<file path="design/flow/design.v">
module alu(rs1,rs2,alu_control,funct3,funct7,zero,alu_out);
input [31:0] rs1;
input [31:0] rs2;
input [3:0] alu_control;
input [2:0] funct3;
input [6:0] funct7;
output reg zero;             
output reg[31:0] alu_out;
always @(*)begin
	alu_out=0;
	zero=0;
	case(alu_control)
		4'b0000:begin 
			case(funct3)
				0:begin
					if(funct7==7'b0000000)begin 
						alu_out=rs1+rs2;
					end
					else begin 
						alu_out=rs1-rs2;
					end
				end
				1:begin
					alu_out=rs1<<rs2[4:0];
				end
				2:begin
					alu_out=($signed(rs1) < $signed(rs2))?1:0;
				end
				3:begin
					alu_out=(rs1<rs2)?1:0;
				end
				4:begin
					alu_out=rs1^rs2;
				end
				5:begin
					if(funct7==7'b0000000)begin
						alu_out=rs1>>rs2[4:0];
					end
					else begin
						alu_out=$signed(rs1)>>>rs2[4:0];
					end
				end
				6:begin
					alu_out=rs1|rs2;
				end
				default:begin
					alu_out=rs1&rs2;
				end
			endcase
		end
		4'b0001:begin 
			alu_out=rs1+rs2;
		end
		4'b0010:begin 
			case(funct3)
				0:begin
					alu_out=rs1+rs2;
				end
				1:begin
					alu_out=rs1<<rs2[4:0];
				end
				2:begin
					alu_out=($signed(rs1)<$signed(rs2))?1:0;
				end
				3:begin
					alu_out=(rs1<rs2)?1:0;
				end
				4:begin
					alu_out=rs1^rs2;
				end
				5:begin
					if(rs2[11:5]==7'b0000000)begin
						alu_out=rs1>>rs2[4:0];
					end
					else begin
						alu_out=$signed(rs1)>>>rs2[4:0];
					end
				end
				6:begin
					alu_out=rs1|rs2;
				end
				default:begin
					alu_out=rs1&rs2;
				end
			endcase
		end
		4'b0011:begin 
			alu_out=rs1+rs2;
		end
		4'b0100:begin 
			case(funct3)
				0:zero=(rs1==rs2);
				1:zero=(rs1!=rs2);
				4:zero=($signed(rs1)<$signed(rs2));
				5:zero=($signed(rs1)>=$signed(rs2));
				6:zero=(rs1<rs2);
				7:zero=(rs1>=rs2);
				default:zero=0;
			endcase
		end
		4'b0101:begin 
			alu_out=rs2;
		end
		4'b0110:begin 
			alu_out=rs1+rs2;
		end
		default:begin
			alu_out=0;
			zero=0;
		end
	endcase
end
endmodule
module decoder(instr_out,control_signal);
input [31:0] instr_out;
output reg [13:0] control_signal;
always @(*) begin
case (instr_out[6:0])
	7'b0110011:begin 
		control_signal=14'b0000_1100_00_0001;
		end
	7'b0000011:begin 
		control_signal=14'b0001_1110_00_1000;
		end
	7'b0010011:begin 
		control_signal=14'b0010_1100_00_1001;
		end
	7'b0100011:begin 
		control_signal=14'b0011_0101_00_1000;
		end
	7'b1100011:begin 
		control_signal=14'b0100_0100_11_0000;
		end
	7'b0110111:begin 
		control_signal=14'b0101_1111_00_1111;
		end
	7'b1100111:begin 
		control_signal=14'b0110_1011_10_1011;
		end
	7'b0010111:begin 
		control_signal=14'b0111_1100_00_0111;
		end
	7'b1101111:begin 
		control_signal=14'b1000_1000_01_0011;
		end
	default:
		control_signal=14'b0000_0000_00_0000;
endcase
end
endmodule
module immgen(instr,imm);
input [31:0] instr;
output reg [31:0]imm;
always@(*)begin
	case(instr[6:0])
		7'b0000011,7'b0010011,7'b1100111:begin           
			if(instr[31]==1)begin 
				imm={{20{1'b1}},instr[31:20]};
			end
			else begin
				imm={{20{1'b0}},instr[31:20]};
			end
		end
		7'b0100011:begin 
			if(instr[31]==1)begin
				imm = {{20{1'b1}} , instr[31:25] , instr[11:7]};
			end
			else begin
				imm = {{20{1'b0}} , instr[31:25] , instr[11:7]};
			end
		end
		7'b1100011:begin  
			if(instr[31]==1)begin
				imm = {{19{1'b1}} , instr[31] , instr[7] , instr[30:25] , instr[11:8],1'b0};
			end
			else begin
				imm = {{19{1'b0}} , instr[31] , instr[7] , instr[30:25] , instr[11:8],1'b0};
			end
		end
		7'b0010111,7'b0110111:begin 
			imm={instr[31:12],{12{1'b0}}};
		end
		7'b1101111:begin 
			if(instr[31]==1)begin
				imm = {{11{1'b1}} , instr[31] , instr[19:12] , instr[20] , instr[30:21] , 1'b0};
			end
			else begin
				imm = {{11{1'b0}} , instr[31] , instr[19:12] , instr[20] , instr[30:21] , 1'b0};
			end
		end
		default:begin
			imm=0;
		end
	endcase
end
endmodule
module regfile(clk,rs1_addr,rs2_addr,rd_addr,reg_wrt,rd_data,rs1_data,rs2_data);
input clk;
input [4:0] rs1_addr;
input [4:0] rs2_addr;
input [4:0] rd_addr;
input reg_wrt;
input [31:0] rd_data;
output reg[31:0] rs1_data;
output reg[31:0] rs2_data;
reg [31:0] r [1:31];
always@(posedge clk) begin
	rs1_data <= (rs1_addr == 5'd0) ? 32'd0 : r[rs1_addr];
	rs2_data <= (rs2_addr == 5'd0) ? 32'd0 : r[rs2_addr];
	if(reg_wrt && rd_addr != 5'd0)
		r[rd_addr] <= rd_data;
end
endmodule
module CPU(
    input             clk,
    input             rst,
    input      [31:0] data_out,
    input      [31:0] instr_out,
    output reg        instr_read,
    output reg        data_read,
    output reg [31:0] instr_addr,
    output reg [31:0] data_addr,
    output reg [3:0]  data_write,
    output reg [31:0] data_in
);
localparam S_IF  = 2'd0;
localparam S_ID  = 2'd1;
localparam S_EX  = 2'd2;
localparam S_MEM = 2'd3;
reg  [1:0]  state;
reg  [31:0] pc;
reg  [31:0] ir;
reg  [1:0]  ld_off;
wire [13:0] signal;
wire [31:0] rs1_data;
wire [31:0] rs2_data;
wire [31:0] imm;
wire [31:0] src2;
wire        zero;
wire [31:0] alu_out;
wire [31:0] pc_plus_imm;
wire [31:0] pc_plus4;
reg  [31:0] rd_data;
reg         reg_wrt;
reg  [31:0] next_pc;
reg  [31:0] ld_data;
wire [6:0] opcode = ir[6:0];
wire [2:0] funct3 = ir[14:12];
wire is_load   = (opcode == 7'b0000011);
wire is_store  = (opcode == 7'b0100011);
wire is_branch = (opcode == 7'b1100011);
wire is_jal    = (opcode == 7'b1101111);
wire is_jalr   = (opcode == 7'b1100111);
wire is_auipc  = (opcode == 7'b0010111);
decoder decoder(
.instr_out(ir),
.control_signal(signal)
);
regfile regfile(
.clk(clk),
.rs1_addr(instr_out[19:15]),
.rs2_addr(instr_out[24:20]),
.rd_addr(ir[11:7]),
.reg_wrt(reg_wrt),
.rd_data(rd_data),
.rs1_data(rs1_data),
.rs2_data(rs2_data)
);
immgen immgen(
.instr(ir),
.imm(imm)
);
assign pc_plus4    = pc + 32'd4;
assign pc_plus_imm = pc + imm;
assign src2 = signal[3] ? imm : rs2_data;
alu alu(
.rs1(rs1_data),
.rs2(src2),
.alu_control(signal[13:10]),
.funct3(funct3),
.funct7(ir[31:25]),
.zero(zero),
.alu_out(alu_out)
);
always @(*) begin
	case (funct3)
		3'b000: begin
			case (ld_off)
				2'd0: ld_data = {{24{data_out[7]}},  data_out[7:0]};
				2'd1: ld_data = {{24{data_out[15]}}, data_out[15:8]};
				2'd2: ld_data = {{24{data_out[23]}}, data_out[23:16]};
				default: ld_data = {{24{data_out[31]}}, data_out[31:24]};
			endcase
		end
		3'b001: ld_data = ld_off[1] ? {{16{data_out[31]}}, data_out[31:16]}
		                            : {{16{data_out[15]}}, data_out[15:0]};
		3'b100: begin
			case (ld_off)
				2'd0: ld_data = {24'd0, data_out[7:0]};
				2'd1: ld_data = {24'd0, data_out[15:8]};
				2'd2: ld_data = {24'd0, data_out[23:16]};
				default: ld_data = {24'd0, data_out[31:24]};
			endcase
		end
		3'b101: ld_data = ld_off[1] ? {16'd0, data_out[31:16]} : {16'd0, data_out[15:0]};
		default: ld_data = data_out;
	endcase
end
always @(*) begin
	if ((is_branch && zero) || is_jal)
		next_pc = pc_plus_imm;
	else if (is_jalr)
		next_pc = {alu_out[31:1], 1'b0};
	else
		next_pc = pc_plus4;
end
always @(*) begin
	reg_wrt = 1'b0;
	rd_data = alu_out;
	if (state == S_MEM) begin
		reg_wrt = 1'b1;
		rd_data = ld_data;
	end else if (state == S_EX && !is_load) begin
		reg_wrt = signal[9];
		if (is_jal || is_jalr)
			rd_data = pc_plus4;
		else if (is_auipc)
			rd_data = pc_plus_imm;
	end
end
always @(*) begin
	instr_read = (state == S_IF);
	instr_addr = pc;
	data_addr  = alu_out;
	data_read  = (state == S_EX) && is_load;
	data_write = 4'b0000;
	data_in    = rs2_data;
	if (state == S_EX && is_store) begin
		case (funct3)
			3'b000: begin
				data_write = 4'b0001 << alu_out[1:0];
				data_in    = {4{rs2_data[7:0]}};
			end
			3'b001: begin
				data_write = alu_out[1] ? 4'b1100 : 4'b0011;
				data_in    = {2{rs2_data[15:0]}};
			end
			default: data_write = 4'b1111;
		endcase
	end
end
always @(posedge clk) begin
	if (rst) begin
		state <= S_IF;
		pc    <= 32'd0;
	end else begin
		case (state)
			S_IF: state <= S_ID;
			S_ID: begin
				ir    <= instr_out;
				state <= S_EX;
			end
			S_EX: begin
				ld_off <= alu_out[1:0];
				if (is_load) begin
					state <= S_MEM;
				end else begin
					pc    <= next_pc;
					state <= S_IF;
				end
			end
			default: begin
				pc    <= pc_plus4;
				state <= S_IF;
			end
		endcase
	end
end
endmodule
</file>
<file path="design/flow/run.sh">
#!/bin/bash
# the make line also repeats each setting of config.mk as NAME=value (left out here)
make -C /OpenROAD-flow-scripts/flow DESIGN_CONFIG=/design/flow/config.mk WORK_HOME=/design/flow/orfs CLKGATE_MAP_FILE= finish
</file>
<file path="design/flow/config.mk">
export PLATFORM = sky130hd
export DESIGN_NAME = CPU
export DESIGN_NICKNAME = CPU
export VERILOG_FILES = /design/flow/design.v
export SDC_FILE = /design/flow/constraint.sdc
export NUM_CORES = 4
export LEC_CHECK = 0
export CAP_MARGIN = 20
export CORE_MARGIN = 2
export CORE_UTILIZATION = 56
export SETUP_SLACK_MARGIN = 1.24
export SLEW_MARGIN = 20
export TNS_END_PERCENT = 5
</file>
<file path="design/flow/constraint.sdc">
create_clock -name core_clock -period 6.44 [get_ports {clk}]
set_input_delay 1.2880 -clock core_clock [delete_from_list [all_inputs] [get_ports {clk}]]
set_output_delay 1.2880 -clock core_clock [all_outputs]
set_load 0.01 [all_outputs]
</file>
==> results of run 1 <==
==> cell type report <==
class                   count  area, um^2  share of cell area
inverters                 152         606             0.00708
clock buffers             139        2940              0.0344
diodes                     20        50.0            0.000585
well taps                1612        2020              0.0236
multi-input cells        3724       35200               0.411
clock inverters            67         699             0.00818
flip-flops and latches   1126       32800               0.384
repair buffers           1237       11300               0.132
==> metal layers <==
| metal | share of wire | wire length [um] | global-route usage |
|---|---|---|---|
| met1 | 0.30 | 106000 | 0.656 |
| met2 | 0.41 | 146000 | 0.798 |
| met3 | 0.17 | 61300 | 0.236 |
| met4 | 0.13 | 44900 | 0.499 |
| met5 | 0.0013 | 473 | 0.0126 |
==> through the flow <==
step / utilization / hold WS, ns / cell area, um^2
3_5_place_dp: 0.639 / 0.510 / 76400
3_3_place_gp: 0.639 / 0.506 / 76300
2_1_floorplan: - / 0.530 / 67500
5_1_grt: 0.716 / 0.547 / 85500
4_1_cts: 0.689 / 0.518 / 82400
6_report: 0.716 / 0.519 / 85600
==> what timing repair did <==
item | CTS | global route
gates cloned | 2 | 18
setup endpoints to repair | 980 | 975
resized | 426 | 439
pin swaps | 149 | 161
buffers inserted | 117 | 112
==> run notes, run 1 <==
* **run status** failed layout checks
* **Blocking Checks** negative setup slack
* **endpoint class of the critical path** output pin
* **Worst R2R Path Depth** 38
* **per-cell via count in the routed design** 8.13
* **Finished Layout Cells** 8077
* **cell accounting for the most synthesized area** edfxtp_1
* **CTS clock-pin slew for the worst setup and hold paths** 0.06 ns
* **total power draw** 22.3 mW
* **Syn Std Cell Area** 0.0672 mm^2
* **Setup TNS** -24.96 ns
* **net switching share of the total power** 0.341
* **Comb. pwr** 6.99 mW
* **vias in the first global route** 61000
* **number of placement rows** 127
* **Hold Path Class** reg2reg
* **maximum clock insertion buffer count** 3
* **GRT Resource Usage Total** 0.564
* **synthesized instance count** 5421
* **largest net degree at the start of global routing** 99
* **fraction of post-synthesis cell area in the top cell type by area** 0.458
* **CP arrival** 5.69 ns
* **measured slew at the worst slew-check pin** 1.30 ns
* **Clock Skews** 0.149 ns
* **synthesized-area fraction occupied by adder cells** 0.0221
* **# placed instances** 7600
* **starting DRC count in detailed routing** 14500
* **hold path depth** 1
* **top cell type by instance count after synthesis** edfxtp_1
* **final weighted congestion in routability-driven placement** 1.12
* **Synth-to-Final Area Change** 27.2%
* **Critical path buffers and inverters** 9
* **depth of the CTS H-tree** 3
* **DP HPWL** 224000 um
* **critical register-to-register path endpoint** regfile.r[6][26]
* **Nets at Floorplan** 5602
* **average footprint of a synthesized cell** 12.4 um^2
* **antenna violations before repair** 35
* **CTS tree** built
* **end point of the critical path** data_addr[18]
* **number of search-and-repair iterations in the first detailed-routing pass** 13
* **dominant register cell in the synthesized netlist** edfxtp_1
* **highest attainable clock frequency** 143 MHz
* **VDD IR max** 0.405 mV
* **max incr delay on CP** 0.51 ns
* **Clk. pwr** 6.81 mW
* **MUX area fraction** 0.210
* **worst slew margin relative to its limit** 0.132
* **fraction of power consumed by the clock network** 0.305
* **min Tclk post-route** 6.98 ns
* **# port buffers** 167
* **power group with the largest share** registers
* **number of different library cells in the post-synthesis netlist** 113
* **fraction of the mapped netlist area in simple logic gates** 0.0910
* **launching element type of the critical path** flip-flop
* **number of nets with antenna violations after routing** 0
* **Chip Width** 351 um
* **fp_density** 0.563
* **share of power burned in combinational logic** 0.313
* **most frequent cells after synthesis** 1026 x edfxtp_1, 499 x mux4_2, 353 x nor2_1
* **setup repair after global routing missed its margin** yes
* **post-synthesis async set-or-reset flop share** 0
* **GRT overflow** 0
* **largest driver fanout on the critical path** 7
* **AND-OR/OR-AND Cells, Area Fraction** 0.142
* **count of vias placed by the detailed router** 65700
* **relative contribution of sequential cells to total power** 0.382
* **power drawn by the sequential cells** 8.53 mW
* **endpoints failing setup** 64
* **CTS sink count** 1126
* **insertion delay of the later-clocked pin in the worst-skew pair** 0.85 ns
* **cell with the largest stage delay on the worst path** o211ai_1
* **number of storage elements in the synthesis netlist** 1126
* **average detailed-routed wire length per instance** 44.4 um
* **final worst path period share** 1.08
* **Routed WL** 359000 um
* **leakage power** 30.8 nW
* **Slew Viols, Final** 0
* **cells in synth_stat.txt** 5421
* **worst slack, placed** -0.392 ns
* **stage-log warning count** 89
* **final hold violation count** 0
* **dominant combinational cell family by area after synthesis** multiplexers
* **global-route wire length before repair** 479000 um
* **number of nets in the final layout** 6533
* **kind of cell with the highest combined delay on the critical path** AND-OR/OR-AND gates
* **worst path required time** 5.15 ns
* **count of hold-fix buffers inserted at cts** 0
* **number of fillers in the final layout** 7638
* **post-route DRC violation count** 0
* **core box area** 0.119 mm^2
* **worst hold start** state[0]
* **Top Ports** 168
* **total number of yosys warnings** 5
* **Int Power** 14.7 mW
* **flip-flops with a built-in enable** 1026
* **area figure in the yosys stat output** 0.0672 mm^2
* **fraction of synthesized cell area in xor and xnor cells** 0.0132
* **die height** 351 um
* **count of cell instances traversed by the critical path** 23
* **slack of the worst reg-to-reg path** -0.48 ns
* **CTS buffer count** 111
* **top cells by area** edfxtp_1 46%, mux4_2 17%, dfxtp_1 3.0%
* **reg2reg start** ir[6]
* **crit path setup slack, layout** -0.535 ns
* **area of the die** 0.123 mm^2
* **CTS root buffer** clkbuf_16
* **Seq share, synth** 0.488
* **Cell Chain, Critical Path** buf_6 > buf_6 > a211oi_4 > a31oi_4 > buf_12 > nor4_4 > or2_4 > inv_4 > buf_6 > ha_4 > inv_4 > ha_4 > nor3_4 > o311ai_4 > a31oi_4 > o311ai_4 > buf_4 > xnor2_2 > o21ai_1 > o211ai_1 > buf_4 > nand3_2 > buf_6
* **critical path startpoint** ir[6]
* **power dissipated by switching net loads** 7.61 mW
* **destination of the worst hold path** state[2]
* **most frequent cell on the critical path** buf_6
* **max-capacitance violation count** 0
* **areal power density over the cells** 261 mW/mm^2
* **Setup Crit Path Kind** reg2out
==> inputs of run 2 (changes only) <==
Settings changed: CORE_UTILIZATION 56 to 10, SETUP_SLACK_MARGIN 1.24 to not set, TNS_END_PERCENT 5 to not set.
Clock period 6.44 ns to 16.4 ns, I/O delays scaled along.
==> run notes, run 2 <==
* **dominant register cell in the synthesized netlist** edfxtp_1, unchanged
* **synthesized instance count** 5421, unchanged
* **most frequent cells after synthesis** 1026 x edfxtp_1, 499 x mux4_2, 353 x nor2_1, unchanged
* **area figure in the yosys stat output** 0.0672 mm^2, unchanged
* **critical register-to-register path endpoint** pc[4], was regfile.r[6][26]
* **power group with the largest share** registers, unchanged
* **areal power density over the cells** 96.4 mW/mm^2, was 261 mW/mm^2
* **crit path setup slack, layout** 4.61 ns, was -0.535 ns
* **synthesized-area fraction occupied by adder cells** 0.0221, unchanged
* **final weighted congestion in routability-driven placement** 1.00, was 1.12
* **most frequent cell on the critical path** a21oi_1, was buf_6
* **net switching share of the total power** 0.326, was 0.341
* **launching element type of the critical path** flip-flop, unchanged
* **fraction of post-synthesis cell area in the top cell type by area** 0.458, unchanged
* **GRT Resource Usage Total** 0.0955, was 0.564
* **worst slack, placed** 5.75 ns, was -0.392 ns
* **CTS buffer count** 116, was 111
* **total number of yosys warnings** 5, unchanged
* **largest driver fanout on the critical path** 17, was 7
* **power dissipated by switching net loads** 2.66 mW, was 7.61 mW
* **post-synthesis async set-or-reset flop share** 0, unchanged
* **starting DRC count in detailed routing** 9092, was 14500
* **number of different library cells in the post-synthesis netlist** 113, unchanged
* **max incr delay on CP** 0.85 ns, was 0.51 ns
* **depth of the CTS H-tree** 3, unchanged
* **fraction of synthesized cell area in xor and xnor cells** 0.0132, unchanged
* **MUX area fraction** 0.210, unchanged
* **DP HPWL** 251000 um, was 224000 um
* **worst path required time** 13.12 ns, was 5.15 ns
* **cell area after placement** 0.0805 mm^2, was 0.0764 mm^2
* **Nets at Floorplan** 5602, unchanged
* **buffers inserted during post-CTS setup optimization** 0, was 117
* **worst slew margin relative to its limit** 0.0598, was 0.132
* **run status** timing/DRC/antenna clean, was failed layout checks
* **count of cell instances traversed by the critical path** 19, was 23
* **GRT overflow** 0, unchanged
* **final worst path period share** 0.719, was 1.08
* **destination of the worst hold path** state[1], was state[2]
* **Finished Layout Cells** 14600, was 8077
* **kind of cell with the highest combined delay on the critical path** AND-OR/OR-AND gates, unchanged
* **cells in synth_stat.txt** 5421, unchanged
* **fp_density** 0.100, was 0.563
* **die height** 824 um, was 351 um
* **count of hold-fix buffers inserted at cts** 0, unchanged
* **final design instance area without fill** 0.0848 mm^2, was 0.0856 mm^2
* **number of storage elements in the synthesis netlist** 1126, unchanged
* **maximum clock insertion buffer count** 3, unchanged
* **min Tclk post-route** 11.79 ns
* **Worst R2R Path Depth** 19, was 38
* **post-route worst hold slack** 0.517 ns, was 0.519 ns
* **end point of the critical path** data_write[3], was data_addr[18]
* **number of nets in the final layout** 5685, was 6533
* **reg2reg start** ir[2], was ir[6]
* **number of search-and-repair iterations in the first detailed-routing pass** 7, was 13
* **Routed WL** 343000 um, was 359000 um
* **# port buffers** 167, unchanged
* **Slew Viols, Final** 0, unchanged
* **leakage power** 25.8 nW, was 30.8 nW
* **top cell type by instance count after synthesis** edfxtp_1, unchanged
* **global-route wire length before repair** 457000 um, was 479000 um
* **endpoint class of the critical path** output pin, unchanged
* **power drawn by the sequential cells** 3.36 mW, was 8.53 mW
* **total power draw** 8.17 mW, was 22.3 mW
* **Final Core Density** 0.126, was 0.716
* **CTS sink count** 1126, unchanged
* **Setup Crit Path Kind** reg2out, unchanged
* **CTS clock-pin slew for the worst setup and hold paths** 0.07 ns, was 0.06 ns
* **area of the die** 0.679 mm^2, was 0.123 mm^2
* **share of power burned in combinational logic** 0.236, was 0.313
* **antenna violations before repair** 67, was 35
* **number of nets with antenna violations after routing** 0, unchanged
* **fraction of the mapped netlist area in simple logic gates** 0.0910, unchanged
* **worst hold start** state[2], was state[0]
* **flip-flops with a built-in enable** 1026, unchanged
* **vias in the first global route** 51600, was 61000
* **number of placement rows** 301, was 127
* **# placed instances** 14300, was 7600
* **max-capacitance violation count** 0, unchanged
* **Top Ports** 168, unchanged
* **setup repair after global routing missed its margin** no, was yes
* **fraction of power consumed by the clock network** 0.353, was 0.305
* **Synth-to-Final Area Change** 26.1%, was 27.2%
* **Critical path buffers and inverters** 3, was 9
* **Seq share, synth** 0.488, unchanged
* **CP arrival** 8.51 ns, was 5.69 ns
* **post-CTS sizing** 0, was 426
* **Cell Chain, Critical Path** nand4bb_1 > o22ai_2 > and2_1 > a21oi_1 > o21ai_0 > inv_1 > ha_1 > inv_1 > a21oi_1 > o31ai_1 > o31ai_1 > nand4_1 > nor4_1 > a21oi_1 > o211ai_1 > o2111ai_1 > o221ai_2 > o21ba_2 > clkdlybuf4s50_1, was buf_6 > buf_6 > a211oi_4 > a31oi_4 > buf_12 > nor4_4 > or2_4 > inv_4 > buf_6 > ha_4 > inv_4 > ha_4 > nor3_4 > o311ai_4 > a31oi_4 > o311ai_4 > buf_4 > xnor2_2 > o21ai_1 > o211ai_1 > buf_4 > nand3_2 > buf_6
* **final hold violation count** 0, unchanged
* **Clk. pwr** 2.88 mW, was 6.81 mW
* **endpoints failing setup** 0, was 64
* **stage-log warning count** 81, was 89
* **core box area** 0.671 mm^2, was 0.119 mm^2
* **Chip Width** 824 um, was 351 um
* **cell with the largest stage delay on the worst path** o31ai_1, was o211ai_1
* **Int Power** 5.51 mW, was 14.7 mW
* **VDD IR max** 0.0983 mV, was 0.405 mV
* **hold path depth** 1, unchanged
* **count of vias placed by the detailed router** 55300, was 65700
* **Hold Path Class** reg2reg, unchanged
* **top cells by area** edfxtp_1 46%, mux4_2 17%, dfxtp_1 3.0%, unchanged
* **average detailed-routed wire length per instance** 23.5 um, was 44.4 um
* **per-cell via count in the routed design** 3.79, was 8.13
* **Syn Std Cell Area** 0.0672 mm^2, unchanged
* **largest net degree at the start of global routing** 100, was 99
* **CTS root buffer** clkbuf_16, unchanged
* **insertion delay of the later-clocked pin in the worst-skew pair** 0.80 ns, was 0.85 ns
* **critical path startpoint** ir[2], was ir[6]
* **post-route DRC violation count** 0, unchanged
* **AND-OR/OR-AND Cells, Area Fraction** 0.142, unchanged
* **CTS tree** built, unchanged
* **highest attainable clock frequency** 84.8 MHz
* **slack of the worst reg-to-reg path** 7.58 ns, was -0.48 ns
* **Clock Skews** 0.0857 ns, was 0.149 ns
* **measured slew at the worst slew-check pin** 1.40 ns, was 1.30 ns
* **dominant combinational cell family by area after synthesis** multiplexers, unchanged
* **Setup TNS** 0 ns, was -24.96 ns
* **cell accounting for the most synthesized area** edfxtp_1, unchanged
* **relative contribution of sequential cells to total power** 0.411, was 0.382
* **Comb. pwr** 1.93 mW, was 6.99 mW
* **average footprint of a synthesized cell** 12.4 um^2, unchanged
## run 2: final cells by class
type | count | area, um^2
antenna | 40 | 100
sequential | 1126 | 32800
multi-input combinational | 3723 | 32600
fill | 75600 | 586000
tap | 8938 | 11200
inverter | 152 | 571
clock inverter | 75 | 1090
timing repair buffer | 385 | 3380
clock buffer | 143 | 3040
## run 2: metal layers
layer | GRT usage | share of wire | up-vias
met2 | 0.148 | 0.44 | 4050
met3 | 0.0288 | 0.12 | 802
met5 | 0 | 0.00057 | -
met1 | 0.121 | 0.38 | 28400
met4 | 0.0452 | 0.057 | 24
li1 | - | - | 21900
==> inputs of run 3 (changes only) <==
Settings changed: CELL_PAD_IN_SITES_GLOBAL_PLACEMENT set to 1, CORE_UTILIZATION 10 to 57, CTS_CLUSTER_SIZE set to 50, SETUP_SLACK_MARGIN set to 0.96.
Clock period 16.4 ns to 6.59 ns, I/O delays scaled along.
==> run notes, run 3 <==
* **run status** failed layout checks, was timing/DRC/antenna clean
* **Blocking Checks** negative setup slack
* **fraction of the mapped netlist area in simple logic gates** 0.0910, unchanged
* **reg2reg start** ir[3], was ir[2]
* **vias in the first global route** 59900, was 51600
* **CP arrival** 5.70 ns, was 8.51 ns
* **number of placement rows** 126, was 301
* **average detailed-routed wire length per instance** 44.5 um, was 23.5 um
* **worst hold start** state[0], was state[2]
* **Chip Width** 347 um, was 824 um
* **synthesized-area fraction occupied by adder cells** 0.0221, unchanged
* **critical path startpoint** ir[6], was ir[2]
* **synthesized instance count** 5421, unchanged
* **Comb. pwr** 6.61 mW, was 1.93 mW
* **share of power burned in combinational logic** 0.305, was 0.236
* **slack of the worst reg-to-reg path** -0.34 ns, was 7.58 ns
* **worst slack, placed** -0.511 ns, was 5.75 ns
* **most frequent cells after synthesis** 1026 x edfxtp_1, 499 x mux4_2, 353 x nor2_1, unchanged
* **hold path depth** 1, unchanged
* **Int Power** 14.4 mW, was 5.51 mW
* **endpoint class of the critical path** output pin, unchanged
* **post-synthesis async set-or-reset flop share** 0, unchanged
* **flip-flops with a built-in enable** 1026, unchanged
* **core box area** 0.118 mm^2, was 0.671 mm^2
* **Setup Crit Path Kind** reg2out, unchanged
* **Routed WL** 351000 um, was 343000 um
* **count of cell instances traversed by the critical path** 26, was 19
* **per-cell via count in the routed design** 8.17, was 3.79
* **Syn Std Cell Area** 0.0672 mm^2, unchanged
* **number of storage elements in the synthesis netlist** 1126, unchanged
* **cells in synth_stat.txt** 5421, unchanged
* **area figure in the yosys stat output** 0.0672 mm^2, unchanged
* **net switching share of the total power** 0.338, was 0.326
* **CTS tree** built, unchanged
* **setup repair after global routing missed its margin** yes, was no
* **critical register-to-register path endpoint** regfile.r[12][25], was pc[4]
* **MUX area fraction** 0.210, unchanged
* **fp_density** 0.572, was 0.100
* **Final Core Density** 0.718, was 0.126
* **final weighted congestion in routability-driven placement** 1.14, was 1.00
* **most frequent cell on the critical path** buf_6, was a21oi_1
* **power drawn by the sequential cells** 8.35 mW, was 3.36 mW
* **CTS root buffer** clkbuf_16, unchanged
* **final design instance area without fill** 0.0845 mm^2, was 0.0848 mm^2
* **Seq share, synth** 0.488, unchanged
* **DP HPWL** 217000 um, was 251000 um
* **crit path setup slack, layout** -0.432 ns, was 4.61 ns
* **largest driver fanout on the critical path** 7, was 17
* **max incr delay on CP** 0.40 ns, was 0.85 ns
* **final hold violation count** 0, unchanged
* **VDD IR max** 0.433 mV, was 0.0983 mV
* **depth of the CTS H-tree** 3, unchanged
* **# port buffers** 167, unchanged
* **total power draw** 21.7 mW, was 8.17 mW
* **fraction of power consumed by the clock network** 0.311, was 0.353
* **CTS buffer count** 108, was 116
* **GRT Resource Usage Total** 0.554, was 0.0955
* **average footprint of a synthesized cell** 12.4 um^2, unchanged
* **Slew Viols, Final** 0, unchanged
* **Finished Layout Cells** 7879, was 14600
* **count of vias placed by the detailed router** 64400, was 55300
* **stage-log warning count** 92, was 81
* **worst slew margin relative to its limit** 0.138, was 0.0598
* **min Tclk post-route** 7.02 ns
* **CTS clock-pin slew for the worst setup and hold paths** 0.07 ns, about the same
* **max-capacitance violation count** 0, unchanged
* **number of nets in the final layout** 6406, was 5685
* **Worst R2R Path Depth** 36, was 19
* **relative contribution of sequential cells to total power** 0.385, was 0.411
* **fraction of post-synthesis cell area in the top cell type by area** 0.458, unchanged
* **Setup TNS** -15.24 ns, was 0 ns
* **CTS sink count** 1126, unchanged
* **number of fillers in the final layout** 7632, was 75600
* **number of nets with antenna violations after routing** 0, unchanged
* **antenna violations before repair** 28, was 67
* **leakage power** 30.2 nW, was 25.8 nW
* **count of hold-fix buffers inserted at cts** 0, unchanged
* **die height** 347 um, was 824 um
* **insertion delay of the later-clocked pin in the worst-skew pair** 0.81 ns, was 0.80 ns
* **Clock Skews** 0.108 ns, was 0.0857 ns
* **fraction of synthesized cell area in xor and xnor cells** 0.0132, unchanged
* **Hold Path Class** reg2reg, unchanged
* **number of search-and-repair iterations in the first detailed-routing pass** 10, was 7
* **power group with the largest share** registers, unchanged
* **launching element type of the critical path** flip-flop, unchanged
* **top cell type by instance count after synthesis** edfxtp_1, unchanged
* **number of different library cells in the post-synthesis netlist** 113, unchanged
* **power dissipated by switching net loads** 7.34 mW, was 2.66 mW
* **dominant combinational cell family by area after synthesis** multiplexers, unchanged
* **# placed instances** 7409, was 14300
* **area of the die** 0.121 mm^2, was 0.679 mm^2
* **cell accounting for the most synthesized area** edfxtp_1, unchanged
* **final worst path period share** 1.07, was 0.719
* **Critical path buffers and inverters** 10, was 3
* **Clk. pwr** 6.75 mW, was 2.88 mW
* **dominant register cell in the synthesized netlist** edfxtp_1, unchanged
* **total number of yosys warnings** 5, unchanged
* **destination of the worst hold path** state[2], was state[1]
* **Nets at Floorplan** 5602, unchanged
* **maximum clock insertion buffer count** 3, unchanged
* **starting DRC count in detailed routing** 13300, was 9092
* **GRT overflow** 0, unchanged
* **post-route DRC violation count** 0, unchanged
* **highest attainable clock frequency** 142 MHz
* **areal power density over the cells** 257 mW/mm^2, was 96.4 mW/mm^2
* **global-route wire length before repair** 466000 um, was 457000 um
* **top cells by area** edfxtp_1 46%, mux4_2 17%, dfxtp_1 3.0%, unchanged
* **measured slew at the worst slew-check pin** 1.28 ns, was 1.40 ns
* **Top Ports** 168, unchanged
* **AND-OR/OR-AND Cells, Area Fraction** 0.142, unchanged
* **end point of the critical path** data_addr[20], was data_write[3]
* **endpoints failing setup** 55, was 0
* **largest net degree at the start of global routing** 121, was 100
* **Synth-to-Final Area Change** 25.6%, was 26.1%
* **cell area after placement** 0.0756 mm^2, was 0.0805 mm^2
* **worst path required time** 5.27 ns, was 13.12 ns
* **post-route worst hold slack** 0.572 ns, was 0.517 ns
* **kind of cell with the highest combined delay on the critical path** AND-OR/OR-AND gates, unchanged
* **cell with the largest stage delay on the worst path** edfxtp_1, was o31ai_1
## run 3: layout make-up
cell class / count / area [um^2] / share of cell area
antenna: 22 / 55.1 / 0.000652
clock buffer: 138 / 2920 / 0.0345
clock inverter: 68 / 766 / 0.00906
inverter: 152 / 594 / 0.00703
multi-input combinational: 3725 / 35300 / 0.417
sequential: 1126 / 32800 / 0.388
tap: 1536 / 1920 / 0.0227
timing repair buffer: 1112 / 10100 / 0.120
## run 3: what timing repair did
action                                 4_1_cts  5_1_grt
setup buffers                              146       78
endpoints found under the hold margin        0        0
resized                                    479      340
setup endpoints to repair                  442      596
cloned                                       4        8
pin swaps                                  129      172
## run 3: layer usage
| layer | GRT usage | vias up | share of wire |
|---|---|---|---|
| met5 | 0.00200 | - | 0.0020 |
| met4 | 0.497 | 33 | 0.13 |
| met3 | 0.218 | 2857 | 0.17 |
| met2 | 0.803 | 7994 | 0.41 |
| met1 | 0.637 | 30100 | 0.29 |
| li1 | - | 23400 | - |
==> inputs of run 4 (changes only) <==
Settings changed: CELL_PAD_IN_SITES_GLOBAL_PLACEMENT 1 to not set, CORE_UTILIZATION 57 to 58, CTS_CLUSTER_SIZE 50 to not set, MAX_ROUTING_LAYER set to met4, SETUP_SLACK_MARGIN 0.96 to 1.0, TNS_END_PERCENT set to 5.
Clock period 6.59 ns to 6.44 ns, I/O delays scaled along.
==> run notes, run 4 <==
* **run status** stopped before the end, was failed layout checks
* **Stop stage** global routing (5_1_grt)
* **number of storage elements in the synthesis netlist** 1126, unchanged
* **# placed instances** 7432, was 7409
* **fraction of synthesized cell area in xor and xnor cells** 0.0132, unchanged
* **dominant combinational cell family by area after synthesis** multiplexers, unchanged
* **depth of the CTS H-tree** 3, unchanged
* **count of hold-fix buffers inserted at cts** 0, unchanged
* **top cell type by instance count after synthesis** edfxtp_1, unchanged
* **CTS root buffer** clkbuf_16, unchanged
* **average footprint of a synthesized cell** 12.4 um^2, unchanged
* **die height** 344 um, was 347 um
* **CTS sink count** 1126, unchanged
* **CTS buffer count** 108, unchanged
* **Top Ports** 168, unchanged
* **AND-OR/OR-AND Cells, Area Fraction** 0.142, unchanged
* **fp_density** 0.586, was 0.572
* **final weighted congestion in routability-driven placement** 1.15, was 1.14
* **# port buffers** 167, unchanged
* **top cells by area** edfxtp_1 46%, mux4_2 17%, dfxtp_1 3.0%, unchanged
* **total number of yosys warnings** 5, unchanged
* **number of placement rows** 124, was 126
* **Chip Width** 344 um, was 347 um
* **MUX area fraction** 0.210, unchanged
* **most frequent cells after synthesis** 1026 x edfxtp_1, 499 x mux4_2, 353 x nor2_1, unchanged
* **Nets at Floorplan** 5602, unchanged
* **flip-flops with a built-in enable** 1026, unchanged
* **synthesized-area fraction occupied by adder cells** 0.0221, unchanged
* **number of different library cells in the post-synthesis netlist** 113, unchanged
* **fraction of post-synthesis cell area in the top cell type by area** 0.458, unchanged
* **dominant register cell in the synthesized netlist** edfxtp_1, unchanged
* **maximum clock insertion buffer count** 3, unchanged
* **DP HPWL** 225000 um, was 217000 um
* **cells in synth_stat.txt** 5421, unchanged
* **core box area** 0.115 mm^2, was 0.118 mm^2
* **Seq share, synth** 0.488, unchanged
* **area of the die** 0.119 mm^2, was 0.121 mm^2
* **area figure in the yosys stat output** 0.0672 mm^2, unchanged
* **cell accounting for the most synthesized area** edfxtp_1, unchanged
* **post-synthesis async set-or-reset flop share** 0, unchanged
* **synthesized instance count** 5421, unchanged
* **Syn Std Cell Area** 0.0672 mm^2, unchanged
* **fraction of the mapped netlist area in simple logic gates** 0.0910, unchanged
run 4: timing repair:
action	in CTS
buffers inserted	121
resized	478
pin swaps	146
cloned	1
setup endpoints to repair	811
run 4: through the flow:
stage	setup TNS [ns]	hold WS, ns	setup WS (ns)	area (um^2)	utilization
after detailed placement	-3.55	0.513	-0.723	75800	0.661
after global placement	-2.14	0.512	-0.704	75800	0.661
after floorplan	0	0.530	0.417	67500	-
after CTS	-4.69	0.525	-0.241	82100	0.716
==> inputs of run 5 (changes only) <==
Settings changed: ABC_AREA set to 1, CELL_PAD_IN_SITES_DETAIL_PLACEMENT set to 1, CELL_PAD_IN_SITES_GLOBAL_PLACEMENT set to 1, CORE_ASPECT_RATIO set to 1.74, CORE_UTILIZATION 58 to 53, CTS_CLUSTER_DIAMETER set to 243, GPL_ROUTABILITY_DRIVEN set to 0, GPL_TIMING_DRIVEN set to 1, MAX_ROUTING_LAYER met4 to met5, PLACE_DENSITY_LB_ADDON set to 0.27, SETUP_SLACK_MARGIN 1.0 to not set, TNS_END_PERCENT 5 to not set.
Clock period 6.44 ns to 15.9 ns, I/O delays scaled along.
==> run notes, run 5 <==
* **Chip Width** 277 um, was 344 um
* **count of cell instances traversed by the critical path** 26
* **cell with the largest stage delay on the worst path** ha_1
* **largest net degree at the start of global routing** 242
* **Top Ports** 168, unchanged
* **run status** timing/DRC/antenna clean, was stopped before the end
* **Nets at Floorplan** 8733, was 5602
* **dominant register cell in the synthesized netlist** edfxtp_1, unchanged
* **Hold Path Class** reg2reg
* **CP arrival** 8.10 ns
* **number of search-and-repair iterations in the first detailed-routing pass** 12
* **Syn Std Cell Area** 0.0689 mm^2, was 0.0672 mm^2
* **worst hold start** pc[25]
* **Slew Viols, Final** 0
* **CTS clock-pin slew for the worst setup and hold paths** 0.08 ns
* **worst slew margin relative to its limit** 0.123
* **vias in the first global route** 77100
* **net switching share of the total power** 0.368
* **starting DRC count in detailed routing** 15900
* **max incr delay on CP** 0.68 ns
* **max-capacitance violation count** 0
* **Clock Skews** 0.0531 ns
* **power drawn by the sequential cells** 3.46 mW
* **relative contribution of sequential cells to total power** 0.419
* **final hold violation count** 0
* **# port buffers** 167, unchanged
* **Setup TNS** 0 ns
* **Int Power** 5.21 mW
* **count of vias placed by the detailed router** 78300
* **number of nets in the final layout** 8599
* **most frequent cells after synthesis** 1620 x nand2_1, 1445 x o21ai_0, 1026 x edfxtp_1, was 1026 x edfxtp_1, 499 x mux4_2, 353 x nor2_1
* **Critical path buffers and inverters** 3
* **fraction of synthesized cell area in xor and xnor cells** 0.0100, was 0.0132
* **kind of cell with the highest combined delay on the critical path** simple AND/OR/NAND/NOR gates
* **hold path depth** 2
* **power dissipated by switching net loads** 3.03 mW
* **average footprint of a synthesized cell** 8.05 um^2, was 12.4 um^2
* **post-route DRC violation count** 0
* **min Tclk post-route** 11.28 ns
* **total number of yosys warnings** 5, unchanged
* **cells in synth_stat.txt** 8552, was 5421
* **most frequent cell on the critical path** nand2_1
* **fraction of post-synthesis cell area in the top cell type by area** 0.447, was 0.458
* **GRT overflow** 0
* **depth of the CTS H-tree** 3, unchanged
* **highest attainable clock frequency** 88.6 MHz
* **flip-flops with a built-in enable** 1026, unchanged
* **slack of the worst reg-to-reg path** 7.78 ns
* **AND-OR/OR-AND Cells, Area Fraction** 0.231, was 0.142
* **count of hold-fix buffers inserted at cts** 0, unchanged
* **CTS buffer count** 102, was 108
* **largest driver fanout on the critical path** 32
* **fraction of the mapped netlist area in simple logic gates** 0.185, was 0.0910
* **synthesized-area fraction occupied by adder cells** 0.0210, was 0.0221
* **setup repair after global routing missed its margin** no
* **Final Core Density** 0.590
* **# placed instances** 9948, was 7432
* **destination of the worst hold path** pc[25]
* **worst path required time** 12.72 ns
* **areal power density over the cells** 108 mW/mm^2
* **Seq share, synth** 0.476, was 0.488
* **insertion delay of the later-clocked pin in the worst-skew pair** 0.81 ns
* **share of power burned in combinational logic** 0.268
* **post-synthesis async set-or-reset flop share** 0, unchanged
* **area figure in the yosys stat output** 0.0689 mm^2, was 0.0672 mm^2
* **maximum clock insertion buffer count** 3, unchanged
* **reg2reg start** ir[4]
* **Routed WL** 389000 um
* **top cells by area** edfxtp_1 45%, o21ai_0 10%, nand2_1 8.8%, was edfxtp_1 46%, mux4_2 17%, dfxtp_1 3.0%
* **MUX area fraction** 0.00118, was 0.210
* **endpoints failing setup** 0
* **cell accounting for the most synthesized area** edfxtp_1, unchanged
* **final worst path period share** 0.710
* **power group with the largest share** registers
* **Worst R2R Path Depth** 23
* **antenna violations before repair** 85
* **leakage power** 28.6 nW
* **dominant combinational cell family by area after synthesis** AND-OR/OR-AND gates, was multiplexers
* **fp_density** 0.534, was 0.586
* **post-CTS sizing** 0, was 478
* **launching element type of the critical path** flip-flop
* **measured slew at the worst slew-check pin** 1.31 ns
* **per-cell via count in the routed design** 7.63
* **core box area** 0.129 mm^2, was 0.115 mm^2
* **Finished Layout Cells** 10300
* **global-route wire length before repair** 559000 um
* **stage-log warning count** 128
* **DP HPWL** 232000 um, was 225000 um
* **buffers inserted during post-CTS setup optimization** 0, was 121
* **endpoint class of the critical path** output pin
* **number of storage elements in the synthesis netlist** 1126, unchanged
* **number of nets with antenna violations after routing** 0
* **critical register-to-register path endpoint** regfile.r[27][24]
* **top cell type by instance count after synthesis** nand2_1, was edfxtp_1
* **CTS sink count** 1126, unchanged
* **Clk. pwr** 2.57 mW
* **average detailed-routed wire length per instance** 37.9 um
* **Comb. pwr** 2.21 mW
* **end point of the critical path** data_addr[31]
* **CTS tree** built
* **area of the die** 0.133 mm^2, was 0.119 mm^2
* **CTS root buffer** clkbuf_16, unchanged
* **VDD IR max** 0.106 mV
* **fraction of power consumed by the clock network** 0.312
* **critical path startpoint** ir[4]
* **synthesized instance count** 8552, was 5421
* **number of different library cells in the post-synthesis netlist** 68, was 113
* **GRT Resource Usage Total** 0.591
* **Setup Crit Path Kind** reg2out
* **die height** 480 um, was 344 um
* **number of placement rows** 174, was 124
* **Synth-to-Final Area Change** 10.7%
* **total power draw** 8.24 mW
* **number of fillers in the final layout** 15400
run 5: per-layer routing:
layer | routed length [um] | global-route usage
met3 | 65100 | 0.365
met5 | 1580 | 0.140
met2 | 159000 | 0.811
met1 | 112000 | 0.592
met4 | 51400 | 0.582
run 5: area by class of cell:
type	count	area (um^2)	share of cell area
clock inverter	63	543	0.00712
multi-input combinational	6080	31500	0.414
clock buffer	129	2730	0.0358
tap	1672	2090	0.0274
timing repair buffer	368	3520	0.0461
antenna	83	208	0.00273
sequential	1126	32800	0.431
inverter	740	2800	0.0367
run 5: metrics by stage:
step / setup WS [ns] / instance area [um^2] / hold WS, ns
global route: 4.69 / 76100 / 0.610
finish: 4.62 / 76200 / 0.597
CTS: 5.38 / 75200 / 0.575
detailed placement: 6.20 / 72000 / 0.563
floorplan: 8.67 / 68900 / 0.481
global placement: 6.31 / 72000 / 0.566
==> inputs of run 6 (changes only) <==
Settings changed: ABC_AREA 1 to not set, CELL_PAD_IN_SITES_DETAIL_PLACEMENT 1 to not set, CELL_PAD_IN_SITES_GLOBAL_PLACEMENT 1 to not set, CORE_ASPECT_RATIO 1.74 to not set, CORE_UTILIZATION 53 to 66, CTS_CLUSTER_DIAMETER 243 to not set, GPL_ROUTABILITY_DRIVEN 0 to not set, GPL_TIMING_DRIVEN 1 to not set, MAX_ROUTING_LAYER met5 to met4, PLACE_DENSITY_LB_ADDON 0.27 to not set, TNS_END_PERCENT set to 5.
Clock period 15.9 ns to 6.42 ns, I/O delays scaled along.
==> run notes, run 6 <==
* **cells in synth_stat.txt** 5421, was 8552
* **# port buffers** 167, unchanged
* **most frequent cells after synthesis** 1026 x edfxtp_1, 499 x mux4_2, 353 x nor2_1, was 1620 x nand2_1, 1445 x o21ai_0, 1026 x edfxtp_1
* **number of placement rows** 117, was 174
* **worst slack, placed** -0.982 ns, was 6.20 ns
* **number of different library cells in the post-synthesis netlist** 113, was 68
* **flip-flops with a built-in enable** 1026, unchanged
* **post-synthesis async set-or-reset flop share** 0, unchanged
* **CTS sink count** 1126, unchanged
* **GRT Resource Usage Total** 0.946
* **die height** 323 um, was 480 um
* **CTS buffer count** 109, was 102
* **cell accounting for the most synthesized area** edfxtp_1, unchanged
* **maximum clock insertion buffer count** 3, unchanged
* **# placed instances** 7322, was 9948
* **average footprint of a synthesized cell** 12.4 um^2, was 8.05 um^2
* **dominant register cell in the synthesized netlist** edfxtp_1, unchanged
* **Seq share, synth** 0.488, was 0.476
* **fraction of the mapped netlist area in simple logic gates** 0.0910, was 0.185
* **total number of yosys warnings** 5, unchanged
* **final weighted congestion in routability-driven placement** 1.18
* **synthesized instance count** 5421, was 8552
* **number of storage elements in the synthesis netlist** 1126, unchanged
* **DP HPWL** 231000 um, was 232000 um
* **depth of the CTS H-tree** 3, unchanged
* **synthesized-area fraction occupied by adder cells** 0.0221, was 0.0210
* **run status** stopped before the end, was timing/DRC/antenna clean
* **fraction of synthesized cell area in xor and xnor cells** 0.0132, was 0.0100
* **Chip Width** 323 um, was 277 um
* **core box area** 0.101 mm^2, was 0.129 mm^2
* **area figure in the yosys stat output** 0.0672 mm^2, was 0.0689 mm^2
* **area of the die** 0.104 mm^2, was 0.133 mm^2
* **top cells by area** edfxtp_1 46%, mux4_2 17%, dfxtp_1 3.0%, was edfxtp_1 45%, o21ai_0 10%, nand2_1 8.8%
* **count of hold-fix buffers inserted at cts** 0, unchanged
* **CTS root buffer** clkbuf_16, unchanged
* **Nets at Floorplan** 5602, was 8733
* **dominant combinational cell family by area after synthesis** multiplexers, was AND-OR/OR-AND gates
* **Syn Std Cell Area** 0.0672 mm^2, was 0.0689 mm^2
* **fraction of post-synthesis cell area in the top cell type by area** 0.458, was 0.447
* **First Error** [ERROR GRT-0116] Global routing finished with congestion. Check the congestion regions in the DRC Viewer.
* **AND-OR/OR-AND Cells, Area Fraction** 0.142, was 0.231
* **Stop stage** global routing (5_1_grt)
* **GRT overflow** 2903
* **fp_density** 0.663, was 0.534
* **cell area after placement** 0.0756 mm^2, was 0.0720 mm^2
* **top cell type by instance count after synthesis** edfxtp_1, was nand2_1
* **MUX area fraction** 0.210, was 0.00118
* **Top Ports** 168, unchanged
run 6: metal layers:
metal | track usage | overflow
met1 | 0.918 | 346
met2 | 1.03 | 1408
met3 | 0.869 | 472
met4 | 0.953 | 677
met5 | - | -
run 6: repair_timing:
action / in CTS
setup buffers: 119
pin swaps: 120
setup endpoints to repair: 315
endpoints found under the hold margin: 0
resized: 533
gates cloned: 0
run 6: per-stage QoR:
stage | setup TNS [ns] | power (mW)
after floorplan | -1.23 | 11.2
after global placement | -16.44 | 13.9
after detailed placement | -51.77 | 14.1
after CTS | -15.31 | 21.7
==> inputs of run 7 (changes only) <==
Settings changed: CORE_UTILIZATION 66 to 58, MAX_ROUTING_LAYER met4 to not set, SETUP_SLACK_MARGIN set to 1.03, TNS_END_PERCENT 5 to 95.
Clock period 6.42 ns to 6.4 ns, I/O delays scaled along.
==> run notes, run 7 <==
* **run status** failed layout checks, was stopped before the end
* **Blocking Checks** max-capacitance violations, max-slew violations, negative setup slack
* **stage-log warning count** 94
* **starting DRC count in detailed routing** 15500
* **share of power burned in combinational logic** 0.314
* **areal power density over the cells** 266 mW/mm^2
* **top cells by area** edfxtp_1 46%, mux4_2 17%, dfxtp_1 3.0%, unchanged
* **relative contribution of sequential cells to total power** 0.378
* **Synth-to-Final Area Change** 26.8%
* **largest driver fanout on the critical path** 5
* **GRT Resource Usage Total** 0.587
* **top cell type by instance count after synthesis** edfxtp_1, unchanged
* **number of search-and-repair iterations in the first detailed-routing pass** 13
* **Routed WL** 365000 um
* **destination of the worst hold path** state[2]
* **final weighted congestion in routability-driven placement** 1.16, was 1.18
* **fraction of the mapped netlist area in simple logic gates** 0.0910, unchanged
* **final worst path period share** 1.09
* **vias in the first global route** 62500
* **largest net degree at the start of global routing** 128
* **Chip Width** 344 um, was 323 um
* **number of nets in the final layout** 6474
* **maximum clock insertion buffer count** 3, unchanged
* **fp_density** 0.586, was 0.663
* **endpoints failing setup** 64
* **global-route wire length before repair** 482000 um
* **number of storage elements in the synthesis netlist** 1126, unchanged
* **endpoint class of the critical path** output pin
* **most frequent cells after synthesis** 1026 x edfxtp_1, 499 x mux4_2, 353 x nor2_1, unchanged
* **fraction of power consumed by the clock network** 0.307
* **Worst R2R Path Depth** 46
* **post-synthesis async set-or-reset flop share** 0, unchanged
* **Nets at Floorplan** 5602, unchanged
* **fraction of synthesized cell area in xor and xnor cells** 0.0132, unchanged
* **die height** 344 um, was 323 um
* **average detailed-routed wire length per instance** 46.1 um
* **launching element type of the critical path** flip-flop
* **highest attainable clock frequency** 143 MHz
* **Clock Skews** 0.101 ns
* **power drawn by the sequential cells** 8.59 mW
* **AND-OR/OR-AND Cells, Area Fraction** 0.142, unchanged
* **max-capacitance violation count** 2
* **Hold Path Class** reg2reg
* **total number of yosys warnings** 5, unchanged
* **CTS buffer count** 108, was 109
* **Seq share, synth** 0.488, unchanged
* **most frequent cell on the critical path** buf_4
* **Clk. pwr** 6.98 mW
* **CTS clock-pin slew for the worst setup and hold paths** 0.07 ns
* **dominant combinational cell family by area after synthesis** multiplexers, unchanged
* **number of nets with antenna violations after routing** 0
* **insertion delay of the later-clocked pin in the worst-skew pair** 0.80 ns
* **power group with the largest share** registers
* **worst hold start** state[0]
* **average footprint of a synthesized cell** 12.4 um^2, unchanged
* **per-cell via count in the routed design** 8.51
* **worst slew margin relative to its limit** -0.124
* **post-route DRC violation count** 0
* **reg2reg start** ir[2]
* **antenna violations before repair** 27
* **DP HPWL** 217000 um, was 231000 um
* **kind of cell with the highest combined delay on the critical path** AND-OR/OR-AND gates
* **cell with the largest stage delay on the worst path** edfxtp_1
* **leakage power** 30.6 nW
* **Setup Crit Path Kind** reg2out
* **MUX area fraction** 0.210, unchanged
* **slack of the worst reg-to-reg path** -0.37 ns
* **Comb. pwr** 7.12 mW
* **GRT overflow** 0
* **power dissipated by switching net loads** 7.84 mW
* **critical path startpoint** ir[2]
* **# placed instances** 7450, was 7322
* **CTS tree** built
* **Int Power** 14.9 mW
* **area of the die** 0.119 mm^2, was 0.104 mm^2
* **number of different library cells in the post-synthesis netlist** 113, unchanged
* **CTS sink count** 1126, unchanged
* **hold path depth** 1
* **Slew Viols, Final** 4
* **Top Ports** 168, unchanged
* **synthesized instance count** 5421, unchanged
* **Final Core Density** 0.744
* **setup repair after global routing missed its margin** yes
* **crit path setup slack, layout** -0.581 ns
* **cells in synth_stat.txt** 5421, unchanged
* **depth of the CTS H-tree** 3, unchanged
* **core box area** 0.115 mm^2, was 0.101 mm^2
* **Syn Std Cell Area** 0.0672 mm^2, unchanged
* **end point of the critical path** data_addr[24]
* **count of cell instances traversed by the critical path** 24
* **CTS root buffer** clkbuf_16, unchanged
* **final hold violation count** 0
* **Cell Chain, Critical Path** buf_4 > buf_4 > buf_4 > and3_4 > and3_4 > o211ai_1 > buf_4 > and2_4 > inv_4 > ha_4 > a2111o_1 > a31oi_4 > o21bai_1 > a31o_2 > a41o_4 > a21o_1 > a21oi_2 > nand2_1 > a32oi_2 > a21oi_1 > nor4_1 > buf_4 > nand2_4 > buf_6
* **synthesized-area fraction occupied by adder cells** 0.0221, unchanged
* **max incr delay on CP** 0.43 ns
* **worst path required time** 5.12 ns
* **min Tclk post-route** 6.98 ns
* **area figure in the yosys stat output** 0.0672 mm^2, unchanged
* **count of vias placed by the detailed router** 67400
* **flip-flops with a built-in enable** 1026, unchanged
* **number of placement rows** 124, was 117
* **count of hold-fix buffers inserted at cts** 0, unchanged
* **measured slew at the worst slew-check pin** 1.64 ns
* **CP arrival** 5.70 ns
* **Finished Layout Cells** 7915
* **Critical path buffers and inverters** 7
* **# port buffers** 167, unchanged
* **critical register-to-register path endpoint** pc[19]
* **VDD IR max** 0.354 mV
* **dominant register cell in the synthesized netlist** edfxtp_1, unchanged
* **net switching share of the total power** 0.345
* **cell accounting for the most synthesized area** edfxtp_1, unchanged
* **fraction of post-synthesis cell area in the top cell type by area** 0.458, unchanged
-- run 7: area by class of cell --
cell class / instances / area (um^2)
Tap cell: 1512 / 1890
Inverter: 152 / 603
Multi-Input combinational cell: 3723 / 35400
Clock buffer: 140 / 2910
Clock inverter: 65 / 692
Fill cell: 6890 / 29400
Sequential cell: 1126 / 32800
Antenna cell: 15 / 37.5
Timing Repair Buffer: 1182 / 10900
-- run 7: what timing repair did --
action                     CTS  global route
resized                    564           359
buffers inserted           152            77
pin swaps                  168           168
setup endpoints to repair  805           759
cloned                       7             3
-- run 7: stage by stage --
stage                     TNS [ns]  hold WS (ns)  power (mW)  cell area [um^2]  worst slack (ns)
final                       -17.79         0.569        22.7             85300            -0.581
after global routing        -22.06         0.577        22.8             85200            -0.645
after CTS                    -3.96         0.538        21.5             83000            -0.229
after detailed placement     -2.54         0.526        14.1             76000            -0.297
after global placement       -1.73         0.507        14.1             76000            -0.248
after floorplan                  0         0.530        11.3             67700             0.385
-- run 7: routing by layer --
metal / track usage / wire length [um] / up-vias
li1: - / - / 23500
met1: 0.656 / 102000 / 31300
met2: 0.821 / 144000 / 9163
met3: 0.282 / 67900 / 3370
met4: 0.545 / 49800 / 30
met5: 0.0148 / 710 / -
==> inputs of run 8 (changes only) <==
Settings changed: CELL_PAD_IN_SITES_GLOBAL_PLACEMENT set to 0, CORE_UTILIZATION 58 to 72, CTS_CLUSTER_SIZE set to 19, PLACE_DENSITY_LB_ADDON set to 0.02, SETUP_SLACK_MARGIN 1.03 to -0.86, TNS_END_PERCENT 95 to not set.
Clock period 6.4 ns to 9.49 ns, I/O delays scaled along.
==> run notes, run 8 <==
* **Nets at Floorplan** 5602, unchanged
* **# port buffers** 167, unchanged
* **Stop stage** global routing (5_1_grt)
* **number of storage elements in the synthesis netlist** 1126, unchanged
* **flip-flops with a built-in enable** 1026, unchanged
* **CTS root buffer** clkbuf_16, unchanged
* **synthesized-area fraction occupied by adder cells** 0.0221, unchanged
* **core box area** 0.0929 mm^2, was 0.115 mm^2
* **maximum clock insertion buffer count** 3, unchanged
* **fraction of the mapped netlist area in simple logic gates** 0.0910, unchanged
* **top cells by area** edfxtp_1 46%, mux4_2 17%, dfxtp_1 3.0%, unchanged
* **run status** stopped before the end, was failed layout checks
* **CTS sink count** 1126, unchanged
* **area figure in the yosys stat output** 0.0672 mm^2, unchanged
* **DP HPWL** 215000 um, was 217000 um
* **synthesized instance count** 5421, unchanged
* **fraction of synthesized cell area in xor and xnor cells** 0.0132, unchanged
* **CTS buffer count** 105, was 108
* **top cell type by instance count after synthesis** edfxtp_1, unchanged
* **total number of yosys warnings** 5, unchanged
* **Seq share, synth** 0.488, unchanged
* **AND-OR/OR-AND Cells, Area Fraction** 0.142, unchanged
* **number of different library cells in the post-synthesis netlist** 113, unchanged
* **area of the die** 0.0959 mm^2, was 0.119 mm^2
* **dominant register cell in the synthesized netlist** edfxtp_1, unchanged
* **fraction of post-synthesis cell area in the top cell type by area** 0.458, unchanged
* **fp_density** 0.724, was 0.586
* **buffers inserted during post-CTS setup optimization** 0, was 152
* **number of placement rows** 112, was 124
* **final weighted congestion in routability-driven placement** 1.22, was 1.16
* **count of hold-fix buffers inserted at cts** 0, unchanged
* **post-synthesis async set-or-reset flop share** 0, unchanged
* **Top Ports** 168, unchanged
* **First Error** [ERROR GRT-0116] Global routing finished with congestion. Check the congestion regions in the DRC Viewer.
* **average footprint of a synthesized cell** 12.4 um^2, unchanged
* **die height** 310 um, was 344 um
* **Syn Std Cell Area** 0.0672 mm^2, unchanged
* **depth of the CTS H-tree** 3, unchanged
* **cell accounting for the most synthesized area** edfxtp_1, unchanged
* **Chip Width** 310 um, was 344 um
* **GRT overflow** 333
* **cells in synth_stat.txt** 5421, unchanged
* **GRT Resource Usage Total** 0.865
* **MUX area fraction** 0.210, unchanged
* **most frequent cells after synthesis** 1026 x edfxtp_1, 499 x mux4_2, 353 x nor2_1, unchanged
* **dominant combinational cell family by area after synthesis** multiplexers, unchanged
[run 8: per-stage QoR]
step / std cells / area (um^2) / utilization / worst slack [ns] / hold WS, ns
after floorplan: 5421 / 67200 / - / 0.762 / 0.530
after global placement: 6620 / 70700 / 0.761 / 0.604 / 0.548
after detailed placement: 6621 / 70800 / 0.762 / 0.221 / 0.541
after CTS: 6818 / 74300 / 0.799 / -0.746 / 0.552
[run 8: metal layers]
layer / overflow / global-route usage
met3: 40 / 0.788
met5: 10 / 0.599
met2: 146 / 0.952
met1: 21 / 0.881
met4: 116 / 0.827
[run 8: repair_timing]
| item | 4_1_cts |
|---|---|
| setup endpoints to repair | 3 |
| hold endpoints to repair | 0 |
| gates resized | 1 |
==> inputs of run 9 (changes only) <==
Settings changed: CELL_PAD_IN_SITES_GLOBAL_PLACEMENT 0 to not set, CORE_UTILIZATION 72 to 64, CTS_CLUSTER_DIAMETER set to 354, CTS_CLUSTER_SIZE 19 to 98, HOLD_SLACK_MARGIN set to 0.26, PLACE_DENSITY set to 0.36, PLACE_DENSITY_LB_ADDON 0.02 to not set, SETUP_SLACK_MARGIN -0.86 to 1.49, TNS_END_PERCENT set to 5.
Clock period 9.49 ns to 6.64 ns, I/O delays scaled along.
==> run notes, run 9 <==
* **run status** stopped before the end, unchanged
* **Stop stage** global routing (5_1_grt), unchanged
* **First Error** [ERROR GRT-0232] Routing congestion too high. Check the congestion heatmap in the GUI., was [ERROR GRT-0116] Global routing finished with congestion. Check the congestion regions in the DRC Viewer.
* **GRT overflow** 2
* **number of different library cells in the post-synthesis netlist** 113, unchanged
* **AND-OR/OR-AND Cells, Area Fraction** 0.142, unchanged
* **dominant combinational cell family by area after synthesis** multiplexers, unchanged
* **dominant register cell in the synthesized netlist** edfxtp_1, unchanged
* **flip-flops with a built-in enable** 1026, unchanged
* **GRT Resource Usage Total** 0.759
* **Top Ports** 168, unchanged
* **CTS root buffer** clkbuf_16, unchanged
* **MUX area fraction** 0.210, unchanged
* **average footprint of a synthesized cell** 12.4 um^2, unchanged
* **synthesized instance count** 5421, unchanged
* **cells in synth_stat.txt** 5421, unchanged
* **synthesized-area fraction occupied by adder cells** 0.0221, unchanged
* **CTS sink count** 1126, unchanged
* **DP HPWL** 230000 um, was 215000 um
* **area figure in the yosys stat output** 0.0672 mm^2, unchanged
* **area of the die** 0.108 mm^2, was 0.0959 mm^2
* **Syn Std Cell Area** 0.0672 mm^2, unchanged
* **Seq share, synth** 0.488, unchanged
* **die height** 328 um, was 310 um
* **most frequent cells after synthesis** 1026 x edfxtp_1, 499 x mux4_2, 353 x nor2_1, unchanged
* **number of storage elements in the synthesis netlist** 1126, unchanged
* **core box area** 0.104 mm^2, was 0.0929 mm^2
* **# port buffers** 167, unchanged
* **# placed instances** 7176, was 6621
* **top cells by area** edfxtp_1 46%, mux4_2 17%, dfxtp_1 3.0%, unchanged
* **cell area after placement** 0.0746 mm^2, was 0.0708 mm^2
* **maximum clock insertion buffer count** 3, unchanged
* **fraction of the mapped netlist area in simple logic gates** 0.0910, unchanged
* **fp_density** 0.647, was 0.724
* **count of hold-fix buffers inserted at cts** 0, unchanged
* **number of placement rows** 118, was 112
* **total number of yosys warnings** 5, unchanged
* **top cell type by instance count after synthesis** edfxtp_1, unchanged
* **post-synthesis async set-or-reset flop share** 0, unchanged
* **CTS buffer count** 15, was 105
* **Nets at Floorplan** 5602, unchanged
* **Chip Width** 328 um, was 310 um
* **final weighted congestion in routability-driven placement** 1.16, was 1.22
* **fraction of synthesized cell area in xor and xnor cells** 0.0132, unchanged
* **cell accounting for the most synthesized area** edfxtp_1, unchanged
* **depth of the CTS H-tree** 1, was 3
* **fraction of post-synthesis cell area in the top cell type by area** 0.458, unchanged
-- run 9: routing by layer --
metal / GRT usage / GRT overflow
met1: 0.765 / 0
met2: 0.911 / 0
met3: 0.603 / 2
met4: 0.766 / 0
met5: 0.328 / 0
-- run 9: what timing repair did --
action                                  in CTS
endpoints found under the setup margin    1069
buffers inserted                           164
pin swaps                                  193
gates cloned                                 8
resized                                    647
hold endpoints to repair                     0
-- run 9: stage by stage --
stage	setup slack, ns	util
4_1_cts	-0.221	0.758
2_1_floorplan	0.577	-
3_3_place_gp	-0.399	0.716
3_5_place_dp	-0.588	0.718
==> inputs of run 10 (changes only) <==
Settings changed: CORE_UTILIZATION 64 to 57, CTS_CLUSTER_DIAMETER 354 to not set, CTS_CLUSTER_SIZE 98 to not set, HOLD_SLACK_MARGIN 0.26 to not set, PLACE_DENSITY 0.36 to not set, SETUP_SLACK_MARGIN 1.49 to not set.
Clock period 6.64 ns to 7.21 ns, I/O delays scaled along.
==> run notes, run 10 <==
* **Cell Chain, Critical Path** buf_4 > nor4bb_4 > buf_4 > and3_4 > a2111oi_4 > buf_4 > or2_2 > inv_2 > ha_2 > a21o_1 > a31oi_2 > o21bai_1 > a31o_2 > buf_4 > a31oi_2 > o21bai_1 > xor2_1 > nand2b_1 > o2111ai_2 > a2111oi_2 > buf_4 > o21ai_0 > buf_4 > clkdlybuf4s50_1
* **number of placement rows** 126, was 118
* **area of the die** 0.121 mm^2, was 0.108 mm^2
* **Hold Path Class** reg2reg
* **antenna violations before repair** 22
* **area occupied by registers** 0.0328 mm^2
* **crit path setup slack, layout** -0.225 ns
* **critical path startpoint** ir[2]
* **Setup Crit Path Kind** reg2out
* **Critical path buffers and inverters** 8
* **synthesized instance count** 5421, unchanged
* **Slew Viols, Final** 0
* **reg2reg start** ir[4]
* **count of vias placed by the detailed router** 61200
* **Blocking Checks** negative setup slack
* **top cells by area** edfxtp_1 46%, mux4_2 17%, dfxtp_1 3.0%, unchanged
* **hold path depth** 2
* **fp_density** 0.572, was 0.647
* **area figure in the yosys stat output** 0.0672 mm^2, unchanged
* **share of power burned in combinational logic** 0.260
* **dominant register cell in the synthesized netlist** edfxtp_1, unchanged
* **CTS buffer count** 110, was 15
* **# port buffers** 167, unchanged
* **Syn Std Cell Area** 0.0672 mm^2, unchanged
* **endpoint class of the critical path** output pin
* **endpoints failing setup** 20
* **cell accounting for the most synthesized area** edfxtp_1, unchanged
* **Routed WL** 332000 um
* **Seq share, synth** 0.488, unchanged
* **per-cell via count in the routed design** 8.24
* **number of nets with antenna violations after routing** 0
* **number of different library cells in the post-synthesis netlist** 113, unchanged
* **destination of the worst hold path** pc[9]
* **fraction of the mapped netlist area in simple logic gates** 0.0910, unchanged
* **average detailed-routed wire length per instance** 44.8 um
* **areal power density over the cells** 241 mW/mm^2
* **count of cell instances traversed by the critical path** 24
* **CP arrival** 5.99 ns
* **total power draw** 18.9 mW
* **fraction of synthesized cell area in xor and xnor cells** 0.0132, unchanged
* **final hold violation count** 0
* **launching element type of the critical path** flip-flop
* **Comb. pwr** 4.93 mW
* **starting DRC count in detailed routing** 12900
* **CTS tree** built
* **most frequent cells after synthesis** 1026 x edfxtp_1, 499 x mux4_2, 353 x nor2_1, unchanged
* **AND-OR/OR-AND Cells, Area Fraction** 0.142, unchanged
* **CTS clock-pin slew for the worst setup and hold paths** 0.07 ns
* **worst hold start** pc[9]
* **max-capacitance violation count** 0
* **max incr delay on CP** 0.48 ns
* **VDD IR max** 0.270 mV
* **Top Ports** 168, unchanged
* **cells in synth_stat.txt** 5421, unchanged
* **run status** failed layout checks, was stopped before the end
* **end point of the critical path** data_addr[20]
* **synthesized-area fraction occupied by adder cells** 0.0221, unchanged
* **Combinational Area** 0.0335 mm^2
* **core box area** 0.118 mm^2, was 0.104 mm^2
* **number of search-and-repair iterations in the first detailed-routing pass** 9
* **Worst R2R Path Depth** 20
* **measured slew at the worst slew-check pin** 1.25 ns
* **fraction of post-synthesis cell area in the top cell type by area** 0.458, unchanged
* **fraction of power consumed by the clock network** 0.337
* **power group with the largest share** registers
* **flip-flops with a built-in enable** 1026, unchanged
* **highest attainable clock frequency** 134 MHz
* **CTS root buffer** clkbuf_16, unchanged
* **die height** 347 um, was 328 um
* **Synth-to-Final Area Change** 16.7%
* **critical register-to-register path endpoint** regfile.r[20][30]
==> run 10: layout make-up <==
class,count,share of cell area
Multi-Input combinational cell,3724,0.427
Sequential cell,1126,0.418
Timing Repair Buffer,671,0.0731
Clock buffer,133,0.0373
Tap cell,1536,0.0245
Clock inverter,71,0.0122
Inverter,152,0.00730
Antenna cell,15,0.000478
==> run 10: timing repair <==
| action | CTS | global route |
|---|---|---|
| hold buffers | 0 | 0 |
| gates cloned | 1 | 1 |
| endpoints found under the setup margin | 31 | 32 |
| pin swaps | 19 | 36 |
| setup buffers | 18 | 17 |
| gates resized | 131 | 97 |
==> run 10: per-layer routing <==
layer	global-route usage	routed length, um
met3	0.201	51700
met4	0.463	38400
met2	0.783	140000
met5	0	103
met1	0.641	103000
==> run 10: metrics by stage <==
stage | setup TNS (ns) | worst slack, ns | instances | util | hold slack [ns]
2_1_floorplan | 0 | 0.368 | 5421 | - | 0.530
3_3_place_gp | -1.42 | -0.553 | 7171 | 0.623 | 0.568
3_5_place_dp | -1.10 | -0.209 | 7171 | 0.623 | 0.590
4_1_cts | -1.39 | -0.144 | 7394 | 0.662 | 0.600
5_1_grt | -3.92 | -0.312 | 7414 | 0.667 | 0.631
6_report | -2.28 | -0.225 | 7428 | 0.667 | 0.610
Power figures rest on the tool's default switching activity, not on a simulated workload.
